==> flow/design.v (excerpt) <==
module CPU(clk, rst, memoryData, memoryAddress, dataOut, readSignal, writeSignal, AC);
input clk;
input rst;  
input [15:0] memoryData;
reg [3:0] state;
reg [5:0] PC;
reg [10:0] MAR;
reg signed [15:0] MBR;
reg [3:0] opcode;
reg M;
reg [15:0] IR;
reg zeroFlag, overflowFlag, carryFlag, negativeFlag;
output reg readSignal;
output reg writeSignal;
output reg signed [15:0] AC;
output reg [15:0] dataOut; 
output reg [10:0] memoryAddress;
reg signed [15:0] result;
parameter Load = 4'd1, Store = 4'd2, Add = 4'd3, Sub = 4'd4, Mul = 4'd5, Div = 4'd6 , Branch = 4'd7, BRZ = 4'd8;
always @ (posedge clk) begin
	if (rst) begin
	PC <= 0;
	state = 0;
	AC <= 0;
	dataOut <= 0;
	memoryAddress <= 0;
	zeroFlag = 0;
	overflowFlag = 0;
	carryFlag = 0;
	negativeFlag = 0;
	readSignal = 1;
	writeSignal = 0;
	end
	else
	case (state)
		0: begin  
			MAR <= PC;
			state = 1;
		end
		1: begin  
			writeSignal = 0;
			readSignal = 1;
			memoryAddress <= MAR;
			PC <= PC + 1;
			state = 2;
		end
		2:state = 3;  
		3: begin
			MBR <= memoryData;
			state = 4;
		end
		4: begin
			IR <= MBR;
			state = 5;
		end
		5: begin  
			opcode <= IR[15:12];
			M <= IR[11];
			MAR <= IR[10:0];
			state = 6;
		end
		6: begin
				if (opcode == Branch) begin  
					PC <= MAR; 
					state = 0;
				end
				else if (opcode == BRZ) begin  
					if(zeroFlag == 1 && M == 1) begin
						PC <= MAR;
						state = 0;
					end
					else begin
						state = 0;
					end
				end
				else begin
					state = 7;
				end
		end
  ...
==> flow/config.mk <==
export PLATFORM = sky130hd
export DESIGN_NAME = CPU
export DESIGN_NICKNAME = CPU
export VERILOG_FILES = /design/flow/design.v
export SDC_FILE = /design/flow/constraint.sdc
export NUM_CORES = 4
export LEC_CHECK = 0
export CAP_MARGIN = 20
export CORE_MARGIN = 2
export CORE_UTILIZATION = 72
export CTS_CLUSTER_DIAMETER = 88
export CTS_CLUSTER_SIZE = 10
export PLACE_DENSITY = 0.6
export SETUP_SLACK_MARGIN = 2.54
export SLEW_MARGIN = 40
==> flow/constraint.sdc <==
create_clock -name core_clock -period 8.53 [get_ports {clk}]
set_input_delay 1.7060 -clock core_clock [delete_from_list [all_inputs] [get_ports {clk}]]
set_output_delay 1.7060 -clock core_clock [all_outputs]
set_load 0.01 [all_outputs]
run.sh (not shown) runs the stock make flow with config.mk's settings and CLKGATE_MAP_FILE=.
The first run ended with an error in clock tree synthesis (4_1_cts) on DPL-0038.
Then changed:
- ABC_AREA: unset -> 1
- CORE_UTILIZATION: 72 -> 58
- CTS_CLUSTER_DIAMETER: 88 -> unset
- CTS_CLUSTER_SIZE: 10 -> unset
- SETUP_SLACK_MARGIN: 2.54 -> unset
- SLEW_MARGIN: 40 -> 20
- clock period: 8.53 -> 28.8 ns (I/O delays scaled with it)
- This time the run finished with timing, DRC and antenna clean
- die area went up by about 23%
- synthesized cell count went up by about 20%
- area after synthesis went down by 0.75%
Then changed:
- CORE_UTILIZATION: 58 -> 65
- CTS_CLUSTER_SIZE: unset -> 72
- SETUP_SLACK_MARGIN: unset -> 2.51
Result: This time the run did not get past global routing (5_1_grt). Area after synthesis stays the same. Synthesized cell count stays the same. Die size shrinks by 11%.

* * *

CPU again, from the RTL that the note above started with.
==> flow/config.mk <==
export PLATFORM = sky130hd
export DESIGN_NAME = CPU
export DESIGN_NICKNAME = CPU
export VERILOG_FILES = /design/flow/design.v
export SDC_FILE = /design/flow/constraint.sdc
export NUM_CORES = 4
export LEC_CHECK = 0
export ABC_AREA = 0
export CAP_MARGIN = 10
export CORE_ASPECT_RATIO = 1.75
export CORE_MARGIN = 2
export CORE_UTILIZATION = 71
export CTS_CLUSTER_DIAMETER = 44
export CTS_CLUSTER_SIZE = 74
export MAX_ROUTING_LAYER = met4
export PLACE_DENSITY_LB_ADDON = 0.19
export SETUP_SLACK_MARGIN = 5.0
export SLEW_MARGIN = 10
export TNS_END_PERCENT = 5
==> flow/constraint.sdc <==
create_clock -name core_clock -period 27.5 [get_ports {clk}]
set_input_delay 5.5000 -clock core_clock [delete_from_list [all_inputs] [get_ports {clk}]]
set_output_delay 5.5000 -clock core_clock [all_outputs]
set_load 0.01 [all_outputs]
The starting point ended with an error in 5_1_grt on GRT-0232.
Edit:
Settings changed: CORE_ASPECT_RATIO 1.75 to 0.95, CORE_UTILIZATION 71 to 58, CTS_CLUSTER_SIZE 74 to unset, TNS_END_PERCENT 5 to unset.
Clock period 27.5 ns to 21.6 ns, I/O delays scaled along.
Outcome: With this change the flow produced a layout that fails on negative setup slack; area after synthesis stays the same; synthesized cell count stays the same; die size came out higher by 22%.
Edit:
Settings changed: ABC_AREA 0 to 1, CORE_MARGIN 2 to 5, CORE_UTILIZATION 58 to 63, CTS_CLUSTER_DIAMETER 44 to 187, CTS_CLUSTER_SIZE set to 36, PLACE_DENSITY_LB_ADDON 0.19 to 0.27.
Clock period 21.6 ns to 35.8 ns, I/O delays scaled along.
After rerunning: Now the flow finished with timing, DRC and antenna clean. Routed wire length decreases by 30%. Count of clock-buffer cells in the layout does not change. Sequential share of layout area is higher by 3.3 points. Non-clock buffer count drops by 590. Maximum frequency rises by about 0.9%. Area after synthesis drops by 0.75%. Setup slack improved by 14 ns. Cell area goes down by 22%. First-iteration DRC count came out lower by about 44%.
Edit:
Settings changed: ABC_AREA 1 to 0, CORE_ASPECT_RATIO 0.95 to 0.5, CORE_UTILIZATION 63 to 60, CTS_CLUSTER_SIZE 36 to 95, PLACE_DENSITY set to 0.35, PLACE_DENSITY_LB_ADDON 0.27 to unset, TNS_END_PERCENT set to 15.
What happened: The new run completed with no timing, DRC or antenna violations; hold slack stays flat; sequential share of layout area goes down by 0.41 points; core utilization goes down by 1.7 points; clock skew barely changes; fmax goes down by a few percent; total power goes down slightly; clock-buffer cell count does not change; wire length goes up by a few percent; synthesized cell count goes down by about a fifth.
Edit:
Settings changed: CELL_PAD_IN_SITES_DETAIL_PLACEMENT set to 1, CELL_PAD_IN_SITES_GLOBAL_PLACEMENT set to 1, CORE_ASPECT_RATIO 0.5 to 0.7, CORE_UTILIZATION 60 to 50, CTS_CLUSTER_DIAMETER 187 to 252, CTS_CLUSTER_SIZE 95 to unset, GPL_TIMING_DRIVEN set to 0, HOLD_SLACK_MARGIN set to 0.21, MAX_ROUTING_LAYER met4 to met5, PLACE_DENSITY 0.35 to unset, PLACE_DENSITY_LB_ADDON set to 0.03, SETUP_SLACK_MARGIN 5.0 to -2.0, TNS_END_PERCENT 15 to unset.
What happened: The new run completed and failed the layout checks on negative setup slack. Sequential cell count stays the same. Hold slack gets better by 0.0084 ns. Global-route usage fell by 0.32 points. Non-clock buffer count fell by 26. Area after synthesis stays the same. Setup slack gets worse by 6.7 ns. Cell area fell by 4.2%. Cell count rose by 1.3%. Power rose by 2.5%.
Power and IR drop assume default switching activity.
